## design/flow/design.v

```verilog
module convolve #(parameter KERNEL_SIZE = 9,
                  parameter DATA_WIDTH  = 8,
                  parameter KDATA_WIDTH = 8,
                  parameter ACTIVATION  = "RELU")
(
   input  logic                   clk,
   input  logic                   rst,
   input  logic                   en_convolve,
   input  logic [0:KERNEL_SIZE-1] [DATA_WIDTH-1:0] image,
   input  logic [0:KERNEL_SIZE-1][KDATA_WIDTH-1:0] kernel,  
   output logic  [DATA_WIDTH-1:0] feature_map,
   output logic                   feature_out
);
function [DATA_WIDTH-1:0] activation;
   input [DATA_WIDTH+KDATA_WIDTH+$clog2(KERNEL_SIZE)-1:0] weighted_inputs;
   begin
      case(ACTIVATION)
         "RELU": begin
            if (weighted_inputs[DATA_WIDTH+KDATA_WIDTH+$clog2(KERNEL_SIZE)-1]) activation = 0;  
            else activation = weighted_inputs[DATA_WIDTH+KDATA_WIDTH-2-1:KDATA_WIDTH-2];      
         end
         "SIGNUM": begin
            if (weighted_inputs[DATA_WIDTH+KDATA_WIDTH+$clog2(KERNEL_SIZE)-1]) activation = 0;  
            else activation = {DATA_WIDTH{1'b1}};
         end
         default: activation = 'h0;
      endcase
   end
endfunction
function [KDATA_WIDTH-1:0] twos_compl;
   input [KDATA_WIDTH-1:0] kernel;
   twos_compl = (~kernel) + 1;
endfunction
logic en_convolve_q;
logic [0:KERNEL_SIZE-1][DATA_WIDTH+KDATA_WIDTH-1:0] feat_mult_c;
logic [0:KERNEL_SIZE-1][DATA_WIDTH+KDATA_WIDTH-1:0] feat_mult_q;
logic [DATA_WIDTH+KDATA_WIDTH+$clog2(KERNEL_SIZE)-1:0] feature_map_c;
logic [0:KERNEL_SIZE-1][KDATA_WIDTH-1:0] kernel_abs;
always_comb begin
   for (int i=0;i<KERNEL_SIZE; i=i+1) begin
      kernel_abs[i] = kernel[i][KDATA_WIDTH-1] ? twos_compl(kernel[i]) : kernel[i];  
   end
end
always_comb begin
   feat_mult_c = 'h0;
   for (int i=0; i<KERNEL_SIZE; i=i+1) begin
      feat_mult_c[i][DATA_WIDTH+KDATA_WIDTH-1]     = kernel[i][KDATA_WIDTH-1];                 
      feat_mult_c[i][DATA_WIDTH+KDATA_WIDTH-2:0]   = image[i]*kernel_abs[i][KDATA_WIDTH-2:0];  
   end
end
always_comb begin
   feature_map_c = 'h0;
   for (int i=0; i<KERNEL_SIZE; i=i+1) begin
      feature_map_c = feat_mult_q[i][DATA_WIDTH+KDATA_WIDTH-1] ? feature_map_c - feat_mult_q[i][DATA_WIDTH+KDATA_WIDTH-2:0]:  
                                                                 feature_map_c + feat_mult_q[i][DATA_WIDTH+KDATA_WIDTH-2:0];   
   end
end
always_ff@(posedge clk) begin
   en_convolve_q <= en_convolve;
end
always_ff@(posedge clk, negedge rst) begin
   if (~rst) begin
      feat_mult_q <= 'h0;
      feature_map <= 'h0;
      feature_out <= 1'b0;
   end
   else begin
      if (en_convolve) begin
         feat_mult_q <= feat_mult_c;
      end
      if (en_convolve_q) begin
         feature_map <= activation(feature_map_c);  
         feature_out <= 1'b1;
      end else begin
         feature_map <= 'h0;
         feature_out <= 1'b0;
      end
   end
end
endmodule
module conv_layer # (parameter KERNEL_SIZE = 3,
                     parameter IMGCOL      = 8,
                     parameter IMGROW      = 8,
                     parameter DATA_WIDTH  = 8,
                     parameter KDATA_WIDTH = 8,
                     parameter ACTIVATION  = "RELU")
(
   input  logic                   clk,
   input  logic                   rst,
   input  logic [0:IMGROW-1][0:IMGCOL-1][DATA_WIDTH-1:0]  image,
   input  logic [0:KERNEL_SIZE-1][0:KERNEL_SIZE-1][KDATA_WIDTH-1:0] kernel,   
   output logic [0:IMGROW-KERNEL_SIZE][0:IMGCOL-KERNEL_SIZE][DATA_WIDTH-1:0]  conv_out,
   output logic                   layer_done_out
);
localparam PAD_SIZE = (KERNEL_SIZE-1)/2;
logic [0:KERNEL_SIZE*KERNEL_SIZE-1][DATA_WIDTH-1:0]  img_window;
logic [0:KERNEL_SIZE*KERNEL_SIZE-1][KDATA_WIDTH-1:0] ker_window;
logic [$clog2(IMGCOL)-1:0] col;
logic [$clog2(IMGROW+1)-1:0] row;
logic [$clog2(IMGCOL-KERNEL_SIZE):0] out_col;
logic [$clog2(IMGROW-KERNEL_SIZE):0] out_row;
logic en_convolve, layer_conv_done, feature_out;
logic [DATA_WIDTH-1:0]  activated_feature;
always_ff@(posedge clk or negedge rst) begin
   if (~rst) begin
      row <= 'h0;
      col <= 'h0;
      layer_conv_done <= 1'b0;
   end
   else begin
      if (row == IMGROW) begin
         row <= 'h0;
         col <= 'h0;
         layer_conv_done <= 1'b1;
      end else if (col==IMGCOL-1) begin
         row <= row+'h1;
         col <= 'h0;
      end else begin
         col <= col+'h1;
         layer_conv_done <= 1'b0;
      end
   end
end
assign layer_done_out = layer_conv_done;
always_comb begin
   for (int i=0; i<KERNEL_SIZE; i=i+1) begin  
      for (int j=0; j<KERNEL_SIZE; j=j+1) begin   
         ker_window[i*KERNEL_SIZE+j] = kernel[i][j];
      end
   end
end
always_ff@(posedge clk or negedge rst) begin
   if (~rst) begin
      img_window  <= 'h0;
      en_convolve <= 1'b0;
   end else begin
      if (row>PAD_SIZE-1 && row<IMGROW-PAD_SIZE &&   
          col>PAD_SIZE-1 && col<IMGCOL-PAD_SIZE)    
      begin
         en_convolve <= 1'b1;
         for (int i=0; i<KERNEL_SIZE; i=i+1) begin  
            for (int j=0; j<KERNEL_SIZE; j=j+1) begin   
               img_window[i*KERNEL_SIZE+j] <= image[row-PAD_SIZE+i][col-PAD_SIZE+j];
            end
         end
      end else begin
         en_convolve <= 1'b0;
         img_window  <= 'h0;
      end
   end
end
convolve #(
   .KERNEL_SIZE (KERNEL_SIZE*KERNEL_SIZE),
   .DATA_WIDTH  (DATA_WIDTH),
   .KDATA_WIDTH (KDATA_WIDTH),
   .ACTIVATION  (ACTIVATION)
) u_convolve (
   .clk          (clk),
   .rst          (rst),
   .en_convolve  (en_convolve),
   .image        (img_window),
   .kernel       (ker_window),
   .feature_map  (activated_feature),
   .feature_out  (feature_out)
);
always_ff@(posedge clk or negedge rst) begin
   if (~rst) begin
      out_row <= 'h0;
      out_col <= 'h0;
   end
   else if (feature_out || layer_conv_done) begin
      if (out_row == IMGROW-KERNEL_SIZE+1 || layer_conv_done) begin
         out_row <= 'h0;
         out_col <= 'h0;
      end else if (out_col==IMGCOL-KERNEL_SIZE) begin
         out_row <= out_row+'h1;
         out_col <= 'h0;
      end else begin
         out_col <= out_col+'h1;
      end
   end
end
always_ff@(posedge clk or negedge rst) begin
   if (~rst) begin
      conv_out <= 'h0;
   end else if (out_row <= IMGROW-KERNEL_SIZE && out_col <= IMGCOL-KERNEL_SIZE) begin
      conv_out[out_row][out_col] <= activated_feature;
   end
end
endmodule
module conv_top (
   input  logic         clk,
   input  logic         rst,
   input  logic [511:0] image,
   input  logic [71:0]  kernel,
   output logic [287:0] conv_out,
   output logic         layer_done_out
);
logic [0:7][0:7][7:0] image_a;
logic [0:2][0:2][7:0] kernel_a;
logic [0:5][0:5][7:0] conv_out_a;
always_comb begin
   for (int r=0; r<8; r++)
      for (int c=0; c<8; c++)
         image_a[r][c] = image[(r*8+c)*8 +: 8];
   for (int i=0; i<3; i++)
      for (int j=0; j<3; j++)
         kernel_a[i][j] = kernel[(i*3+j)*8 +: 8];
   for (int r=0; r<6; r++)
      for (int c=0; c<6; c++)
         conv_out[(r*6+c)*8 +: 8] = conv_out_a[r][c];
end
conv_layer #(
   .KERNEL_SIZE (3),
   .IMGCOL      (8),
   .IMGROW      (8),
   .DATA_WIDTH  (8),
   .KDATA_WIDTH (8),
   .ACTIVATION  ("RELU")
) u_conv_layer (
   .clk            (clk),
   .rst            (rst),
   .image          (image_a),
   .kernel         (kernel_a),
   .conv_out       (conv_out_a),
   .layer_done_out (layer_done_out)
);
endmodule
```

## design/flow/config.mk

```make
export PLATFORM = sky130hd
export DESIGN_NAME = conv_top
export DESIGN_NICKNAME = conv_top
export VERILOG_FILES = /design/flow/design.v
export SDC_FILE = /design/flow/constraint.sdc
export NUM_CORES = 4
export LEC_CHECK = 0
export CAP_MARGIN = 5
export CORE_ASPECT_RATIO = 0.5
export CORE_MARGIN = 2
export CORE_UTILIZATION = 72
export CTS_CLUSTER_DIAMETER = 363
export CTS_CLUSTER_SIZE = 97
export PLACE_DENSITY = 0.38
export SETUP_SLACK_MARGIN = -0.52
export SLEW_MARGIN = 20
export TNS_END_PERCENT = 10
```

## design/flow/constraint.sdc

```tcl
create_clock -name core_clock -period 5.21 [get_ports {clk}]
set_input_delay 1.0420 -clock core_clock [delete_from_list [all_inputs] [get_ports {clk}]]
set_output_delay 1.0420 -clock core_clock [all_outputs]
set_load 0.01 [all_outputs]
```

## design/flow/run.sh

```bash
#!/bin/bash
# the make line also repeats each setting of config.mk as NAME=value (left out here)
make -C /OpenROAD-flow-scripts/flow DESIGN_CONFIG=/design/flow/config.mk WORK_HOME=/design/flow/orfs CLKGATE_MAP_FILE= finish
```

==> results of run 1 <==
metrics by stage:
step / util
after floorplan: -
after global placement: 0.9306
after detailed placement: 0.9306
==> Changelog: implementation, run 1 <==
### Metrics

- Tool error: [ERROR DPL-0033] detailed placement checks failed during check placement.
- HPWL after detailed placement: 218600 um
- I/O Buffers: a little under 900
- Yosys simple share: 0.1292
- Mux share of post-synthesis cell area: 0.2427
- Fp util: 0.7274
- Placer Congestion: approximately 1.2
- Complex Gates by Area: 0.09521
- Floorplan Nets: roughly 7.6k
- Post-synth EDFFs: 0
- Chip Area, Yosys: approximately 0.06 mm^2
- Yosys reg bits: around 530
- Ys flop type: dfrtp_1
- Width of the die: 415.7 um
- Xor/xnor share: 0.06702
- Synth unique cells: ~80
- Top logic family: multiplexers
- Ys cells: just over 6k
- Syn Inst Count: approximately 6.2k
- Fa+ha+maj area frac: 0.2006
- Synth Seq Share: 0.2177
- Top cells by count, synth: 705 x nand2_1, 530 x dfrtp_1, 529 x ha_1
- DIE HEIGHT: 209.9 um
- Post-synthesis area per instance: 9.808 um^2
- Stopped at: clock tree synthesis (4_1_cts)
- Area leader, netlist: dfrtp_1
- Post-Syn Area: around 0.061 mm^2
- Post-synth ARST share: 0.9981
- Pre-CTS setup slack: -5050 ps
- Synth top area share: 0.2173
- Core Area: 0.08389 mm^2
- Count leader, synth: nand2_1
- Chip area: 0.08725 mm^2
- Synthesis warning total: 3
- Ports: just under 900
- Status: stopped before the end
- Cells after DPL: ~8.9k
- Top cells by area: dfrtp_1 22%, mux4_2 11%, ha_1 11%
- Cell row count: approximately 75
- Placed Area: just under 0.08 mm^2
==> run 2, diff against run 1 <==
Settings changed: CAP_MARGIN 5 to 20, CELL_PAD_IN_SITES_GLOBAL_PLACEMENT set to 3, CORE_ASPECT_RATIO 0.5 to unset, CORE_UTILIZATION 72 to 57, CTS_CLUSTER_DIAMETER 363 to unset, CTS_CLUSTER_SIZE 97 to 38, GPL_TIMING_DRIVEN set to 0, MAX_ROUTING_LAYER set to met5, PLACE_DENSITY 0.38 to unset, PLACE_DENSITY_LB_ADDON set to 0.02, SETUP_SLACK_MARGIN -0.52 to 3.15, TNS_END_PERCENT 10 to unset.
Clock period 5.21 ns to 13.0 ns, I/O delays scaled along.
==> run 2 against run 1 <==
Net effect:
- the run fails in global placement without I/O (3_1_place_gp_skip_io)
- die size increased by 26%
- area after synthesis unchanged
- synthesized cell count unchanged
==> Changelog: implementation, run 2 <==
### Metrics

- Status: stopped before the end (unchanged)
- Stopped at: global placement without I/O (3_1_place_gp_skip_io) (was clock tree synthesis (4_1_cts))
- Tool error: [ERROR FLW-0024] Place density exceeds 1.0 (current PLACE_DENSITY_LB_ADDON =  0.02). Please check if the value of  PLACE_DENSITY_LB_ADDON is between 0 and 0.99. (was [ERROR DPL-0033] detailed placement checks failed during check placement.)
- Chip Area, Yosys: 0.06103 mm^2 (unchanged)
- Width of the die: 331.2 um (was 415.7 um)
- Chip area: 0.1097 mm^2 (was 0.08725 mm^2)
- Core Area: 0.1066 mm^2 (was 0.08389 mm^2)
- Fp util: 0.5725 (was 0.7274)
- Synthesis warning total: 3 (unchanged)
- Floorplan Nets: 7618 (unchanged)
- DIE HEIGHT: 331.2 um (was 209.9 um)
- Complex Gates by Area: 0.09521 (unchanged)
- Yosys simple share: 0.1292 (unchanged)
- Ys flop type: dfrtp_1 (unchanged)
- Mux share of post-synthesis cell area: 0.2427 (unchanged)
- Top cells by count, synth: 705 x nand2_1, 530 x dfrtp_1, 529 x ha_1 (unchanged)
- Cell row count: 120 (was 75)
- Top cells by area: dfrtp_1 22%, mux4_2 11%, ha_1 11% (unchanged)
- Top logic family: multiplexers (unchanged)
- Synth Seq Share: 0.2177 (unchanged)
- Post-Syn Area: 0.06103 mm^2 (unchanged)
- Synth unique cells: 78 (unchanged)
- Count leader, synth: nand2_1 (unchanged)
- Synth top area share: 0.2173 (unchanged)
- Yosys reg bits: 531 (unchanged)
- Xor/xnor share: 0.06702 (unchanged)
- Ys cells: 6222 (unchanged)
- Post-synthesis area per instance: 9.808 um^2 (unchanged)
- Post-synth EDFFs: 0 (unchanged)
- Syn Inst Count: 6222 (unchanged)
- Area leader, netlist: dfrtp_1 (unchanged)
- Post-synth ARST share: 0.9981 (unchanged)
- Fa+ha+maj area frac: 0.2006 (unchanged)
==> run 3, diff against run 2 <==
Settings changed: CAP_MARGIN 20 to 30, CELL_PAD_IN_SITES_GLOBAL_PLACEMENT 3 to unset, CORE_ASPECT_RATIO set to 1.87, CORE_UTILIZATION 57 to 66, CTS_CLUSTER_DIAMETER set to 216, CTS_CLUSTER_SIZE 38 to 50, GPL_TIMING_DRIVEN 0 to unset, HOLD_SLACK_MARGIN set to 0.29, MAX_ROUTING_LAYER met5 to unset, MIN_ROUTING_LAYER set to met2, PLACE_DENSITY_LB_ADDON 0.02 to 0.29, SETUP_SLACK_MARGIN 3.15 to -0.79, SLEW_MARGIN 20 to 30, TNS_END_PERCENT set to 25.
Clock period 13.0 ns to 11.0 ns, I/O delays scaled along.
==> run 3 against run 2 <==
Net effect:
- area after synthesis stayed put
- the flow stops in global routing (5_1_grt)
- synthesized cell count unchanged
- die size shrank 13%
==> Changelog: implementation, run 3 <==
### Metrics

- Status: stopped before the end (unchanged)
- Stopped at: global routing (5_1_grt) (was global placement without I/O (3_1_place_gp_skip_io))
- Tool error: [ERROR GRT-0116] Global routing finished with congestion. Check the congestion regions in the DRC Viewer. (was [ERROR FLW-0024] Place density exceeds 1.0 (current PLACE_DENSITY_LB_ADDON =  0.02). Please check if the value of  PLACE_DENSITY_LB_ADDON is between 0 and 0.99.)
- CTS Root Cell: clkbuf_16
- Yosys simple share: 0.1292 (unchanged)
- Fp util: 0.6657 (was 0.5725)
- # clock sinks: 531
- Synthesis warning total: 3 (unchanged)
- Top cells by area: dfrtp_1 22%, mux4_2 11%, ha_1 11% (unchanged)
- Post-Syn Area: 0.06103 mm^2 (unchanged)
- Syn Inst Count: 6222 (unchanged)
- Ys cells: 6222 (unchanged)
- Complex Gates by Area: 0.09521 (unchanged)
- Chip area: 0.09503 mm^2 (was 0.1097 mm^2)
- Xor/xnor share: 0.06702 (unchanged)
- Area leader, netlist: dfrtp_1 (unchanged)
- DIE HEIGHT: 419.8 um (was 331.2 um)
- Width of the die: 226.4 um (was 331.2 um)
- CTS max path bufs: 3
- Global route overflow: 5
- Post-synthesis area per instance: 9.808 um^2 (unchanged)
- CTS Hold Bufs: 0
- Placer Congestion: between 1 and 1.5
- Post-CTS setup buffers: 0
- Cell row count: 152 (was 120)
- Mux share of post-synthesis cell area: 0.2427 (unchanged)
- Top logic family: multiplexers (unchanged)
- I/O Buffers: about 870
- Chip Area, Yosys: 0.06103 mm^2 (unchanged)
- Top cells by count, synth: 705 x nand2_1, 530 x dfrtp_1, 529 x ha_1 (unchanged)
- Post-synth ARST share: 0.9981 (unchanged)
- Ports: between 800 and 900
- Ys flop type: dfrtp_1 (unchanged)
- Yosys reg bits: 531 (unchanged)
- HPWL after detailed placement: just over 200000 um
- Core Area: 0.09167 mm^2 (was 0.1066 mm^2)
- Fa+ha+maj area frac: 0.2006 (unchanged)
- Synth unique cells: 78 (unchanged)
- Synth top area share: 0.2173 (unchanged)
- H-tree levels: 1
- Post-CTS sizing: 0
- Count leader, synth: nand2_1 (unchanged)
- GRT Total Usage: 0.8118
- Post-synth EDFFs: 0 (unchanged)
- Synth Seq Share: 0.2177 (unchanged)
- CTS buffer count: 14
- Floorplan Nets: 7618 (unchanged)
## run 3: stage by stage
| stage | instances | cell area (um^2) | setup slack [ps] |
|---|---|---|---|
| after CTS | 8162 | 71610 | 26.97 |
| after floorplan | 6222 | 61030 | 935.0 |
| after global placement | 8145 | 71120 | 253.9 |
| after detailed placement | 8146 | 71210 | 62.41 |
## run 3: layer usage
metal / track usage / GRT overflow
met1: - / -
met2: 0.8605 / 0
met3: 0.8429 / 3
met4: 0.7044 / 2
met5: 0.5902 / 0
==> run 4, diff against run 3 <==
Settings changed: CAP_MARGIN 30 to 20, CELL_PAD_IN_SITES_DETAIL_PLACEMENT set to 0, CORE_ASPECT_RATIO 1.87 to 0.63, CTS_CLUSTER_DIAMETER 216 to unset, CTS_CLUSTER_SIZE 50 to 59, GPL_ROUTABILITY_DRIVEN set to 1, HOLD_SLACK_MARGIN 0.29 to unset, MAX_ROUTING_LAYER set to met5, MIN_ROUTING_LAYER met2 to unset, PLACE_DENSITY_LB_ADDON 0.29 to unset, SETUP_SLACK_MARGIN -0.79 to unset, SLEW_MARGIN 30 to 20, TNS_END_PERCENT 25 to 5.
Clock period 11.0 ns to 8.55 ns, I/O delays scaled along.
==> run 4 against run 3 <==
Net effect:
- synthesized cell count stayed put
- now fails the layout checks on negative setup slack
- area after synthesis stayed put
- die size hardly changed
==> Changelog: implementation, run 4 <==
### Physical design

- Fp util: 0.6662 (was 0.6657)
- Global route overflow: 0
- Yosys reg bits: 531 (unchanged)
- Max-slew headroom: 0.1700
- Non-Filler Instances: approximately 8.5k
- Largest delay contributor family on the critical path: AND-OR/OR-AND gates
- Synth top area share: 0.2173 (unchanged)
- # clock sinks: 531 (unchanged)
- DRT Pass-1 Iters: 10
- ANT nets after route: 0
- Largest net degree at the start of global routing: approximately 160
- Fmax: 0.09854 GHz
- Worst EP arrival: between 10000 and 15000 ps
- Area delta synth->final: 23.59%
- Syn Inst Count: 6222 (unchanged)
- Maxcap violations: 0
- CTS max path bufs: 3 (unchanged)
- Cell seen most often among critical-path stages: ha_1
- Crit Path Max Fanout: 7
- Synth Seq Share: 0.2177 (unchanged)
- Final #Nets: about 8.6k
- Top logic family: multiplexers (unchanged)
- Vias per cell: between 6 and 7
- Min Tclk post-route: 10150 ps
- Fa+ha+maj area frac: 0.2006 (unchanged)
- Pre-CTS setup slack: -1716 ps (was 62.41 ps)
- Synth unique cells: 78 (unchanged)
- Stages on worst setup path: about 56
- Cell row count: 88 (was 152)
- Post-synth ARST share: 0.9981 (unchanged)
- I/O Buffers: 874 (unchanged)
- Chip Area, Yosys: 0.06103 mm^2 (unchanged)
- Worst path slowest cell: dfrtp_1
- Xor/xnor share: 0.06702 (unchanged)
- Hold Fails Final Rpt: 0
- Launch point of the worst path: u_conv_layer.u_convolve.feat_mult_q[129]$_DFFE_PN0P_
- RSZ-0062 raised after global routing: yes
- Later-pin clock latency in the skew report: ~640 ps
- Hold depth: 1
- Final Instance Area: around 0.075 mm^2
- Reg2reg start: u_conv_layer.u_convolve.feat_mult_q[129]$_DFFE_PN0P_
- Worst Hold Margin: slightly below 500 ps
- Crit end category: flip-flop
- Ys flop type: dfrtp_1 (unchanged)
- Drt drc: 0
- HPWL after detailed placement: 186100 um (was 203000 um)
- Post-synthesis area per instance: 9.808 um^2 (unchanged)
- Yosys simple share: 0.1292 (unchanged)
- Mux share of post-synthesis cell area: 0.2427 (unchanged)
- Via count: around 57k
- Synthesis warning total: 3 (unchanged)
- Final setup margin: -1598 ps
- Max-slew violations: 0
- Placer Congestion: 1.098 (was 1.288)
- CP max stage delay: 360 ps
- Hold endpoint: u_conv_layer.out_col[3]$_DFFE_PN0P_
- Ys cells: 6222 (unchanged)
- Reg2reg setup slack: -1600 ps
- FF-to-FF End: u_conv_layer.u_convolve.feature_map[3]$_DFF_PN0_
- CTS clk-pin slew, worst paths: approximately 80 ps
- Post-layout util: 0.8234
- Cells after DPL: 8396 (was 8146)
- Ports: 875 (unchanged)
- Post-Route WL: ~240000 um
- Area leader, netlist: dfrtp_1 (unchanged)
- Req. time, crit path: between 9000 and 10000 ps
- Top cells by count, synth: 705 x nand2_1, 530 x dfrtp_1, 529 x ha_1 (unchanged)
- GRT Total Usage: 0.4868
- CTS tree: yes
- Worst Hold Class: reg -> reg
- CTS buffer count: 50 (was 14)
- Top cells by area: dfrtp_1 22%, mux4_2 11%, ha_1 11% (unchanged)
- H-tree levels: 2 (was 1)
- Worst path bufs/invs: 6
- Number of global-route vias before repair: around 57k
- Count leader, synth: nand2_1 (unchanged)
- Status: complete, but fails checks (was stopped before the end)
- Floorplan Nets: 7618 (unchanged)
- End of the critical path: u_conv_layer.u_convolve.feature_map[3]$_DFF_PN0_
- Post-synth EDFFs: 0 (unchanged)
- Layout Check Failures: negative setup slack
- Reg2reg path depth: between 50 and 60
- Chip area: 0.09498 mm^2 (was 0.09503 mm^2)
- Width of the die: 387.1 um (was 226.4 um)
- Initial DRC Count: 7059
- Hold Path Origin: u_conv_layer.out_col[3]$_DFFE_PN0P_
- OpenROAD warnings: between 60 and 70
- Period utilization: 1.187
- CTS Root Cell: clkbuf_16 (unchanged)
- Placed Area: 0.07323 mm^2 (was 0.07121 mm^2)
- Complex Gates by Area: 0.09521 (unchanged)
- DIE HEIGHT: 245.4 um (was 419.8 um)
- Routed length per instance: between 20 and 30 um
- Core Area: 0.09161 mm^2 (was 0.09167 mm^2)
- Worst-margin pin slew: between 1000 and 1500 ps
- CP Launch Type: flip-flop
- Post-Syn Area: 0.06103 mm^2 (unchanged)
- Initial antenna violation count: 48
- WS Path Type: reg -> reg
- Setup violators final: 8
- Skew final: roughly 28 ps
- First-pass GRT wire length: 351300 um
[run 4: final cells by class]
| cell class | instances | area [um^2] |
|---|---|---|
| diodes | 34 | 85.08 |
| clock buffers | 63 | 1380 |
| clock inverters | 31 | 369.1 |
| fillers | 5191 | 16180 |
| inverters | 499 | 1877 |
| multi-input cells | 4924 | 45350 |
| flip-flops and latches | 531 | 13300 |
| well taps | 1215 | 1520 |
| repair buffers | 1238 | 11540 |
[run 4: routing by layer]
layer,share of wire,vias up,GRT usage
met5,0.0015,-,0.0005051
met4,0.057,30,0.2287
met3,0.15,879,0.2077
met2,0.43,3973,0.7195
met1,0.37,27970,0.6193
li1,-,24000,-
[run 4: timing repair]
item / 4_1_cts / 5_1_grt
endpoints found under the hold margin: 0 / 0
resized: 26 / 36
hold buffers: 0 / 0
setup buffers: 4 / 7
setup endpoints to repair: 8 / 8
pin swaps: 21 / 33
[run 4: per-stage QoR]
stage	TNS (ps)
global placement	-9371
finish	-12600
floorplan	-4345
global route	-17230
detailed placement	-13530
CTS	-11410
==> run 5, diff against run 4 <==
Settings changed: CORE_ASPECT_RATIO 0.63 to 1.29, SETUP_SLACK_MARGIN set to 0.27, TNS_END_PERCENT 5 to 85.
Clock period 8.55 ns to 9.84 ns, I/O delays scaled along.
==> run 5 against run 4 <==
Net effect:
- the layout still fails its checks (negative setup slack)
- via count grew 3.9%
- clock skew grew 47 ps
- setup slack gained 1200 ps
- critical path depth shrank 3
- sequential cell count is the same
- first-iteration DRC count grew 13%
- critical path type unchanged
- register-to-register slack gained 1200 ps
- fmax shrank 0.66%
==> Changelog: implementation, run 5 <==
### Physical design

- Largest net degree at the start of global routing: 155 (was 162)
- Fa+ha+maj area frac: 0.2006 (unchanged)
- DRT Pass-1 Iters: 14 (was 10)
- Count leader, synth: nand2_1 (unchanged)
- Hold endpoint: u_conv_layer.conv_out[242]$_DFFE_PN0P_ (was u_conv_layer.out_col[3]$_DFFE_PN0P_)
- Complex Gates by Area: 0.09521 (unchanged)
- Area leader, netlist: dfrtp_1 (unchanged)
- First-pass GRT wire length: 378600 um (was 351300 um)
- Chip Area, Yosys: 0.06103 mm^2 (unchanged)
- Floorplan Nets: 7618 (unchanged)
- I/O Buffers: 874 (unchanged)
- Max-slew headroom: 0.05093 (was 0.1700)
- Number of global-route vias before repair: 60.45k (was 57.38k)
- CTS max path bufs: 3 (unchanged)
- HPWL after detailed placement: 192700 um (was 186100 um)
- Global route overflow: 0 (unchanged)
- Worst EP arrival: 10700 ps (was 10680 ps)
- CTS Hold Bufs: 0 (unchanged)
- CP max stage delay: 540 ps (was 360 ps)
- Routed length per instance: 30.92 um (was 27.56 um)
- Yosys simple share: 0.1292 (unchanged)
- Hold depth: 1 (unchanged)
- Layout Check Failures: negative setup slack (unchanged)
- Crit Path Max Fanout: 8 (was 7)
- Worst path bufs/invs: 2 (was 6)
- Final setup margin: -375.3 ps (was -1598 ps)
- Xor/xnor share: 0.06702 (unchanged)
- Crit end category: flip-flop (unchanged)
- Final Instance Area: 0.07550 mm^2 (was 0.07543 mm^2)
- Worst-margin pin slew: 1421 ps (was 1238 ps)
- Initial DRC Count: 7969 (was 7059)
- Post-synthesis area per instance: 9.808 um^2 (unchanged)
- CTS tree: yes (unchanged)
- Hold Fails Final Rpt: 0 (unchanged)
- Status: complete, but fails checks (unchanged)
- CTS Root Cell: clkbuf_16 (unchanged)
- Min Tclk post-route: 10220 ps (was 10150 ps)
- CP Launch Type: flip-flop (unchanged)
- Core Area: 0.09160 mm^2 (was 0.09161 mm^2)
- Ys cells: 6222 (unchanged)
- Post-synth EDFFs: 0 (unchanged)
- Top cells by area: dfrtp_1 22%, mux4_2 11%, ha_1 11% (unchanged)
- H-tree levels: 2 (unchanged)
- GRT Total Usage: 0.5383 (was 0.4868)
- Post-synth ARST share: 0.9981 (unchanged)
- DIE HEIGHT: 349.4 um (was 245.4 um)
- FF-to-FF End: u_conv_layer.u_convolve.feature_map[0]$_DFF_PN0_ (was u_conv_layer.u_convolve.feature_map[3]$_DFF_PN0_)
- Req. time, crit path: 10330 ps (was 9080 ps)
- Syn Inst Count: 6222 (unchanged)
- Top logic family: multiplexers (unchanged)
- Cell seen most often among critical-path stages: ha_1 (unchanged)
- Initial antenna violation count: 58 (was 48)
- Stages on worst setup path: 53 (was 56)
- Maxcap violations: 0 (unchanged)
- Later-pin clock latency in the skew report: 700 ps (was 640 ps)
- # clock sinks: 531 (unchanged)
- Reg2reg start: u_conv_layer.u_convolve.feat_mult_q[112]$_DFFE_PN0P_ (was u_conv_layer.u_convolve.feat_mult_q[129]$_DFFE_PN0P_)
- Setup violators final: 8 (unchanged)
- Width of the die: 271.7 um (was 387.1 um)
- Vias per cell: 6.987 (was 6.662)
- Synthesis warning total: 3 (unchanged)
- WS Path Type: reg -> reg (unchanged)
- End of the critical path: u_conv_layer.u_convolve.feature_map[0]$_DFF_PN0_ (was u_conv_layer.u_convolve.feature_map[3]$_DFF_PN0_)
- Worst Hold Class: reg -> reg (unchanged)
- OpenROAD warnings: 75 (was 62)
- Mux share of post-synthesis cell area: 0.2427 (unchanged)
- RSZ-0062 raised after global routing: yes (unchanged)
- CTS clk-pin slew, worst paths: 70 ps (was 80 ps)
- Reg2reg setup slack: -380 ps (was -1600 ps)
- Synth Seq Share: 0.2177 (unchanged)
- Post-Route WL: 261400 um (was 235200 um)
- Pre-CTS setup slack: -617.1 ps (was -1716 ps)
- Synth top area share: 0.2173 (unchanged)
- Final #Nets: 8541 (was 8640)
- Chip area: 0.09493 mm^2 (was 0.09498 mm^2)
- CTS buffer count: 55 (was 50)
- Fmax: 0.09789 GHz (was 0.09854 GHz)
- Cells after DPL: 8261 (was 8396)
- ANT nets after route: 0 (unchanged)
- Skew final: 75.46 ps (was 28.03 ps)
- Placed Area: 0.07216 mm^2 (was 0.07323 mm^2)
- Yosys reg bits: 531 (unchanged)
- Ys flop type: dfrtp_1 (unchanged)
- Synth unique cells: 78 (unchanged)
- Post-Syn Area: 0.06103 mm^2 (unchanged)
- Hold Path Origin: u_conv_layer.conv_out[242]$_DFFE_PN0P_ (was u_conv_layer.out_col[3]$_DFFE_PN0P_)
- Ports: 875 (unchanged)
- Launch point of the worst path: u_conv_layer.u_convolve.feat_mult_q[112]$_DFFE_PN0P_ (was u_conv_layer.u_convolve.feat_mult_q[129]$_DFFE_PN0P_)
- Largest delay contributor family on the critical path: AND-OR/OR-AND gates (unchanged)
- Period utilization: 1.038 (was 1.187)
- Non-Filler Instances: 8455 (was 8535)
- Area delta synth->final: 23.72% (was 23.59%)
- Reg2reg path depth: 53 (was 56)
- Placer Congestion: 1.097 (was 1.098)
- Max-slew violations: 0 (unchanged)
- Top cells by count, synth: 705 x nand2_1, 530 x dfrtp_1, 529 x ha_1 (unchanged)
- Fp util: 0.6663 (was 0.6662)
- Via count: 59.08k (was 56.86k)
- Cell row count: 126 (was 88)
- Worst path slowest cell: fa_2 (was dfrtp_1)
- Drt drc: 0 (unchanged)
## run 5: final cells by class
cell class,count,area (um^2)
tap,1216,1521
sequential,531,13300
multi-input combinational,4924,45840
clock buffer,67,1501
inverter,499,1881
clock inverter,35,538.0
fill,5115,16090
antenna,49,122.6
timing repair buffer,1134,10790
## run 5: timing repair
action,4_1_cts,5_1_grt
setup buffers,22,18
setup endpoints to repair,8,8
resized,90,81
pin swaps,93,115
## run 5: metal layers
layer | track usage | share of wire | up-vias
li1 | - | - | 23790
met1 | 0.5812 | 0.32 | 28550
met2 | 0.7957 | 0.42 | 4909
met3 | 0.2835 | 0.16 | 1787
met4 | 0.4126 | 0.099 | 40
met5 | 0.01063 | 0.0016 | -
## run 5: per-stage QoR
stage,setup TNS [ps],utilization,hold WS [ps]
final,-2781,0.8243,507.2
after global routing,-6438,0.8236,525.5
after CTS,0,0.8158,507.5
after detailed placement,-4830,0.7878,491.4
after global placement,-2484,0.7878,473.0
after floorplan,0,-,331.0
==> run 6, diff against run 5 <==
Settings changed: CORE_UTILIZATION 66 to 70, MAX_ROUTING_LAYER met5 to met4, SETUP_SLACK_MARGIN 0.27 to unset.
==> run 6 against run 5 <==
Net effect:
- the run now fails in global routing (5_1_grt)
- synthesized cell count unchanged
- area after synthesis unchanged
- die size decreased by 5.6%
==> Changelog: implementation, run 6 <==
### Metrics

- Fp util: 0.7031 (was 0.6663)
- Chip area: 0.08958 mm^2 (was 0.09493 mm^2)
- CTS Hold Bufs: 0 (unchanged)
- # clock sinks: 531 (unchanged)
- Post-synthesis area per instance: 9.808 um^2 (unchanged)
- Width of the die: 264.0 um (was 271.7 um)
- Top cells by area: dfrtp_1 22%, mux4_2 11%, ha_1 11% (unchanged)
- Core Area: 0.08680 mm^2 (was 0.09160 mm^2)
- Placer Congestion: 1.114 (was 1.097)
- H-tree levels: 2 (unchanged)
- Complex Gates by Area: 0.09521 (unchanged)
- Yosys reg bits: 531 (unchanged)
- Top cells by count, synth: 705 x nand2_1, 530 x dfrtp_1, 529 x ha_1 (unchanged)
- GRT Total Usage: 0.6795
- I/O Buffers: 874 (unchanged)
- Tool error: [ERROR GRT-0232] Routing congestion too high. Check the congestion heatmap in the GUI.
- Global route overflow: 11
- DIE HEIGHT: 339.4 um (was 349.4 um)
- Cell row count: 123 (was 126)
- Ys flop type: dfrtp_1 (unchanged)
- Stopped at: global routing (5_1_grt)
- Mux share of post-synthesis cell area: 0.2427 (unchanged)
- CTS Root Cell: clkbuf_16 (unchanged)
- CTS buffer count: 55 (unchanged)
- Synth unique cells: 78 (unchanged)
- Ports: 875 (unchanged)
- Count leader, synth: nand2_1 (unchanged)
- Status: stopped before the end (was complete, but fails checks)
- Syn Inst Count: 6222 (unchanged)
- CTS max path bufs: 3 (unchanged)
- Ys cells: 6222 (unchanged)
- Xor/xnor share: 0.06702 (unchanged)
- Top logic family: multiplexers (unchanged)
- HPWL after detailed placement: 197000 um (was 192700 um)
- Post-Syn Area: 0.06103 mm^2 (unchanged)
- Yosys simple share: 0.1292 (unchanged)
- Synthesis warning total: 3 (unchanged)
- Chip Area, Yosys: 0.06103 mm^2 (unchanged)
- Area leader, netlist: dfrtp_1 (unchanged)
- Synth top area share: 0.2173 (unchanged)
- Fa+ha+maj area frac: 0.2006 (unchanged)
- Floorplan Nets: 7618 (unchanged)
- Synth Seq Share: 0.2177 (unchanged)
- Post-synth ARST share: 0.9981 (unchanged)
- Post-synth EDFFs: 0 (unchanged)
## run 6: layer usage
metal | GRT overflow | track usage
met5 | - | -
met1 | 0 | 0.6773
met3 | 1 | 0.4760
met2 | 6 | 0.8774
met4 | 4 | 0.5897
## run 6: repair_timing
action / CTS
endpoints found under the setup margin: 8
pin swaps: 50
gates resized: 89
buffers inserted: 21
hold endpoints to repair: 0
## run 6: metrics by stage
stage	area (um^2)	setup slack, ps	cells
2_1_floorplan	61030	29.35	6222
3_3_place_gp	72350	-426.9	8214
3_5_place_dp	72350	-818.6	8214
4_1_cts	74820	3.945	8336
==> run 7, diff against run 6 <==
Settings changed: ABC_AREA set to 1, CAP_MARGIN 20 to 5, CELL_PAD_IN_SITES_DETAIL_PLACEMENT 0 to 1, CELL_PAD_IN_SITES_GLOBAL_PLACEMENT set to 3, CORE_ASPECT_RATIO 1.29 to unset, CORE_UTILIZATION 70 to 21, CTS_CLUSTER_SIZE 59 to unset, GPL_ROUTABILITY_DRIVEN 1 to unset, GPL_TIMING_DRIVEN set to 0, HOLD_SLACK_MARGIN set to 0.15, MAX_ROUTING_LAYER met4 to unset, SETUP_SLACK_MARGIN set to 2.02, SLEW_MARGIN 20 to 25, TNS_END_PERCENT 85 to 65.
Clock period 9.84 ns to 11.0 ns, I/O delays scaled along.
==> run 7 against run 6 <==
Net effect:
- now clean on timing, DRC and antenna
- synthesized cell count up 58%
- die size grew to 3.5 times the previous value
- area after synthesis grew 7.3%
==> Changelog: implementation, run 7 <==
### Physical design

- Status: no timing/DRC/antenna violations (was stopped before the end)
- Count leader, synth: nand2_1 (unchanged)
- Post-Route WL: 498900 um
- Reg2reg setup slack: between 1000 and 1500 ps
- Launch point of the worst path: u_conv_layer.u_convolve.feat_mult_q[112]$_DFFE_PN0P_
- DIE HEIGHT: 562.3 um (was 339.4 um)
- Post-Syn Area: 0.06547 mm^2 (was 0.06103 mm^2)
- CTS tree: yes
- Initial antenna violation count: ~95
- Placer Congestion: 1.038 (was 1.114)
- Setup violators final: 0
- I/O Buffers: 864 (was 874)
- Core Area: 0.3111 mm^2 (was 0.08680 mm^2)
- ANT nets after route: 0
- Period utilization: 0.8839
- Routed length per instance: 32.86 um
- Worst path slowest cell: dfrtp_1
- Stages on worst setup path: 55
- Hold Path Origin: u_conv_layer.en_convolve$_DFF_PN0_
- Crit Path Max Fanout: 8
- Worst path bufs/invs: 6
- Mux share of post-synthesis cell area: 0.009021 (was 0.2427)
- Final #Nets: 12.35k
- Floorplan Nets: 11.25k (was 7618)
- Worst Hold Class: reg -> reg
- # clock sinks: 531 (unchanged)
- GRT Total Usage: 0.3076
- Width of the die: 562.3 um (was 264.0 um)
- Fmax: approximately 0.1 GHz
- Top cells by area: dfrtp_1 20%, nand2_1 15%, ha_1 10% (was dfrtp_1 22%, mux4_2 11%, ha_1 11%)
- Vias per cell: 5.037
- H-tree levels: 3 (was 2)
- Synthesis warning total: 3 (unchanged)
- Synth unique cells: 63 (was 78)
- Post-synth EDFFs: 0 (unchanged)
- Area delta synth->final: 30.75%
- Syn Inst Count: 9858 (was 6222)
- Xor/xnor share: 0.04950 (was 0.06702)
- Yosys reg bits: 531 (unchanged)
- Worst EP arrival: about 10000 ps
- Worst-margin pin slew: 1309 ps
- Req. time, crit path: around 12000 ps
- Ys cells: 9858 (was 6222)
- Min Tclk post-route: ~9700 ps
- Drt drc: 0
- Area leader, netlist: dfrtp_1 (unchanged)
- Via count: about 76k
- Global route overflow: 0
- CP max stage delay: around 430 ps
- Reg2reg path depth: around 55
- Cell row count: 205 (was 123)
- Fp util: 0.2104 (was 0.7031)
- CP Launch Type: flip-flop
- Skew final: roughly 26 ps
- Largest delay contributor family on the critical path: adder cells
- CTS max path bufs: 3 (unchanged)
- FF-to-FF End: u_conv_layer.u_convolve.feature_map[1]$_DFF_PN0_
- CTS clk-pin slew, worst paths: 70 ps
- Top logic family: simple AND/OR/NAND/NOR gates (was multiplexers)
- Layout fillers: ~38k
- RSZ-0062 raised after global routing: yes
- First-pass GRT wire length: a little under 700000 um
- Reg2reg start: u_conv_layer.u_convolve.feat_mult_q[112]$_DFFE_PN0P_
- WS Path Type: reg -> reg
- Hold depth: 0
- Final TNS setup: 0 ps
- OpenROAD warnings: approximately 47
- Crit end category: flip-flop
- CTS Root Cell: clkbuf_16 (unchanged)
- Yosys simple share: 0.2598 (was 0.1292)
- Fa+ha+maj area frac: 0.1870 (was 0.2006)
- Initial DRC Count: about 6.1k
- CTS buffer count: 76 (was 55)
- Hold Fails Final Rpt: 0
- DRT Pass-1 Iters: 5
- Chip Area, Yosys: 0.06547 mm^2 (was 0.06103 mm^2)
- Post-synthesis area per instance: 6.641 um^2 (was 9.808 um^2)
- End of the critical path: u_conv_layer.u_convolve.feature_map[1]$_DFF_PN0_
- Top cells by count, synth: 2581 x nand2_1, 1496 x inv_1, 936 x o21ai_0 (was 705 x nand2_1, 530 x dfrtp_1, 529 x ha_1)
- Post-synth ARST share: 0.9981 (unchanged)
- Max-slew violations: 0
- Hold endpoint: u_conv_layer.u_convolve.en_convolve_q$_DFF_P_
- Largest net degree at the start of global routing: 83
- Later-pin clock latency in the skew report: ~700 ps
- Max-slew headroom: 0.1178
- CTS Hold Bufs: 0 (unchanged)
- Number of global-route vias before repair: 79.34k
- Maxcap violations: 0
- HPWL after detailed placement: 422800 um (was 197000 um)
- Ys flop type: dfrtp_1 (unchanged)
- Synth Seq Share: 0.2029 (was 0.2177)
- Ports: 875 (unchanged)
- Complex Gates by Area: 0.1766 (was 0.09521)
- Synth top area share: 0.2026 (was 0.2173)
- Chip area: 0.3162 mm^2 (was 0.08958 mm^2)
run 7: layout make-up:
class                      instances  area [um^2]  area share
timing repair buffer            1014        10110      0.1181
inverter                        1526         5737     0.06702
buffer                           467         1979     0.02312
sequential                       531        13280      0.1552
tap                             4140         5180     0.06051
clock inverter                    32        417.9    0.004882
antenna                           34        85.08   0.0009939
multi-input combinational       7334        46660      0.5451
clock buffer                     106         2145     0.02505
run 7: timing repair:
action,CTS,global route
endpoints found under the setup margin,56,16
gates resized,290,95
setup buffers,89,17
pin swaps,147,107
endpoints found under the hold margin,0,0
run 7: through the flow:
step	std cells	setup WS (ps)	hold slack, ps	utilization	instance area (um^2)
after floorplan	9858	2035	331.0	-	65500
after global placement	14860	-19380	451.8	0.2550	79320
after detailed placement	14900	-301.5	433.2	0.2579	80250
after CTS	15130	1373	449.8	0.2727	84850
after global routing	15170	659.6	463.5	0.2750	85550
final	15180	1277	450.2	0.2751	85600
run 7: per-layer routing:
metal / up-vias / GRT usage / part of all wire
li1: 34320 / - / -
met3: 752 / 0.05229 / 0.061
met5: - / 0 / 0.00038
met4: 26 / 0.1657 / 0.065
met1: 38700 / 0.3976 / 0.43
met2: 2694 / 0.4873 / 0.44
